Setup of job 3794:
==> flow/design.v (excerpt) <==
module top_module_d11(
    i_clk,
    i_reset,
    i_start,
    i_load,
    i_enc_dec,
    i_pt1,
    i_pt2,
    i_key1,
    i_key2,
    i_r,
    o_ct1,
    o_ct2,
    o_done
);
Size: about 5900 cells after synthesis, about 710 I/O pins, about 0.058 mm^2 of cells after synthesis.
make LEC_CHECK=0 CAP_MARGIN=20 CELL_PAD_IN_SITES_DETAIL_PLACEMENT=1 CELL_PAD_IN_SITES_GLOBAL_PLACEMENT=2 CORE_ASPECT_RATIO=1.73 CORE_MARGIN=8 CORE_UTILIZATION=40 CTS_CLUSTER_SIZE=36 MAX_ROUTING_LAYER=met4 SLEW_MARGIN=5 TNS_END_PERCENT=65 finish   # period 6.0 ns
run.sh (not shown) runs the stock make flow with config.mk's settings and CLKGATE_MAP_FILE=.
The following lists how job 1797 was set up differently from job 3794:
==> flow/config.mk <==
export PLATFORM = sky130hd
export DESIGN_NAME = top_module_d11
export DESIGN_NICKNAME = top_module_d11
export VERILOG_FILES = /design/flow/design.v
export SDC_FILE = /design/flow/constraint.sdc
export NUM_CORES = 4
export LEC_CHECK = 0
export CAP_MARGIN = 20
export CORE_MARGIN = 2
export CORE_UTILIZATION = 58
export SLEW_MARGIN = 20
==> flow/constraint.sdc <==
create_clock -name core_clock -period 4.04 [get_ports {i_clk}]
set_input_delay 0.8080 -clock core_clock [delete_from_list [all_inputs] [get_ports {i_clk}]]
set_output_delay 0.8080 -clock core_clock [all_outputs]
set_load 0.01 [all_outputs]
## What came out
Job 1797 ended up with input port to asynchronous set/reset pin as its worst hold-check path type; job 3794 ended up with flop to flop. FAIL: job 1797; every other run in job 1797 and job 3794 is clean. Job 1797 finished all stages; layout check result: FAIL, due to setup timing. Sequential cell count: job 3794 vs job 1797 identical. On weighted congestion at the end of routability-driven global placement: between job 1797 and job 3794, it ends up higher for job 1797.
Changes in job 3762 relative to job 1797:
-- flow/config.mk --
<<< job 1797, line 7
export LEC_CHECK = 0
export CAP_MARGIN = 20
>>> job 3762, line 7
export LEC_CHECK = 0
export ABC_AREA = 1
export CAP_MARGIN = 20
<<< job 1797, line 10
export CORE_UTILIZATION = 58
export SLEW_MARGIN = 20
>>> job 3762, line 11
export CORE_UTILIZATION = 58
export SETUP_SLACK_MARGIN = 0.34
export SLEW_MARGIN = 20
==> flow/constraint.sdc <==
create_clock -name core_clock -period 3.2 [get_ports {i_clk}]
set_input_delay 0.6400 -clock core_clock [delete_from_list [all_inputs] [get_ports {i_clk}]]
set_output_delay 0.6400 -clock core_clock [all_outputs]
set_load 0.01 [all_outputs]
[summary]
Job 3762 | ERROR | global routing
Job 3762: die area higher than job 1797
The fraction of the mapped netlist area in simple logic gates of job 3762 exceeds that of job 1797 by 14 points.
Against job 1797 as the reference, job 3762 delivers a lower post-synthesis area per instance.
Taking job 3762 as 1.0, job 1797 lands at 0.917 on instance area at placement.
Number of distinct library cells after synthesis, job 1797 and job 3762, higher one = job 1797.
NOTE number of buffers inserted by post-CTS setup repair job 1797->job 3762 increased by more than 100%
Post-placement cell count (job 3762 vs. job 1797) increases by more than a quarter
From job 1797 to job 3762, number of buffers on the longest clock path did not move at all.
Looking at number of cells in the yosys synthesis report, job 3762 sits about 33% higher than job 1797 does.
The higher adder and majority cell fraction of the synthesized area of job 1797 and job 3762 is in job 1797.
#### Input delta (job 4311 over job 3762)
-- flow/config.mk --
<<< job 3762, line 7
export LEC_CHECK = 0
export ABC_AREA = 1
export CAP_MARGIN = 20
>>> job 4311, line 7
export LEC_CHECK = 0
export CAP_MARGIN = 20
<<< job 3762, line 11
export CORE_UTILIZATION = 58
export SETUP_SLACK_MARGIN = 0.34
export SLEW_MARGIN = 20
>>> job 4311, line 10
export CORE_UTILIZATION = 58
export CTS_CLUSTER_SIZE = 46
export SETUP_SLACK_MARGIN = 0.1
export SLEW_MARGIN = 20
==> flow/constraint.sdc <==
create_clock -name core_clock -period 4.76 [get_ports {i_clk}]
set_input_delay 0.9520 -clock core_clock [delete_from_list [all_inputs] [get_ports {i_clk}]]
set_output_delay 0.9520 -clock core_clock [all_outputs]
set_load 0.01 [all_outputs]
==> results <==
- Job 4311 ran to completion and came out clean on the timing, design-rule and antenna checks.
- Going from job 3762 to job 4311, detailed-placement wirelength estimate shrank by more than 10%.
- Sequential fraction of the synthesis area (job 4311 over job 3762): increase, 1.7 points
- Sort job 3762 and job 4311 by number of resized instances in the post-cts repair step asc -> top: job 4311
- Cmp job 4311 vs job 3762: die size lower in job 4311
- Cmp job 3762 and job 4311 / die span in x / higher: job 3762
- Compared to job 3762, job 4311 has final estimated routing congestion in global placement 3.8% lower.
- Against job 3762 as the reference, job 4311 delivers a lower count of buffers added by post-CTS timing repair for setup.
- Changes observed in job 4311 relative to job 3762: count of H-tree levels built during CTS stayed essentially flat; number of buffers created by CTS went down by 2.
What job 5726 does differently from job 4311 at the input level:
-- flow/config.mk --
<<< job 4311, line 9
export CORE_MARGIN = 2
export CORE_UTILIZATION = 58
export CTS_CLUSTER_SIZE = 46
export SETUP_SLACK_MARGIN = 0.1
export SLEW_MARGIN = 20
>>> job 5726, line 9
export CORE_MARGIN = 2
export CORE_UTILIZATION = 66
export CTS_CLUSTER_SIZE = 46
export SETUP_SLACK_MARGIN = -0.24
export SLEW_MARGIN = 20
==> flow/constraint.sdc <==
create_clock -name core_clock -period 3.97 [get_ports {i_clk}]
set_input_delay 0.7940 -clock core_clock [delete_from_list [all_inputs] [get_ports {i_clk}]]
set_output_delay 0.7940 -clock core_clock [all_outputs]
set_load 0.01 [all_outputs]
==> comparison <==
Job 5726 failed in global routing with GRT-0183. | worst slack after detailed placement | job 5726 vs job 4311 | 0.45 ns lower |. When job 5726 is set beside job 4311, its horizontal die dimension turns out to be about 6% smaller. In job 5726 the half-perimeter wire length of the detailed placement result turned out 6100 um higher than in job 4311. Post-synthesis chip area from yosys came out exactly the same in job 5726 and job 4311. From job 4311 to job 5726, sequential element share of the synthesized area did not move at all. Number of CTS-inserted buffers shrinks by a few percent when moving from job 4311 to job 5726. Instance area at placement: job 5726 > job 4311. As far as total I/O pin count goes, job 4311 and job 5726 are indistinguishable; the numbers are identical. In job 5726 the number of instances resized during post-cts repair turned out 270 higher than in job 4311. Going from job 4311 to job 5726, chip area shrinks by about 12%.
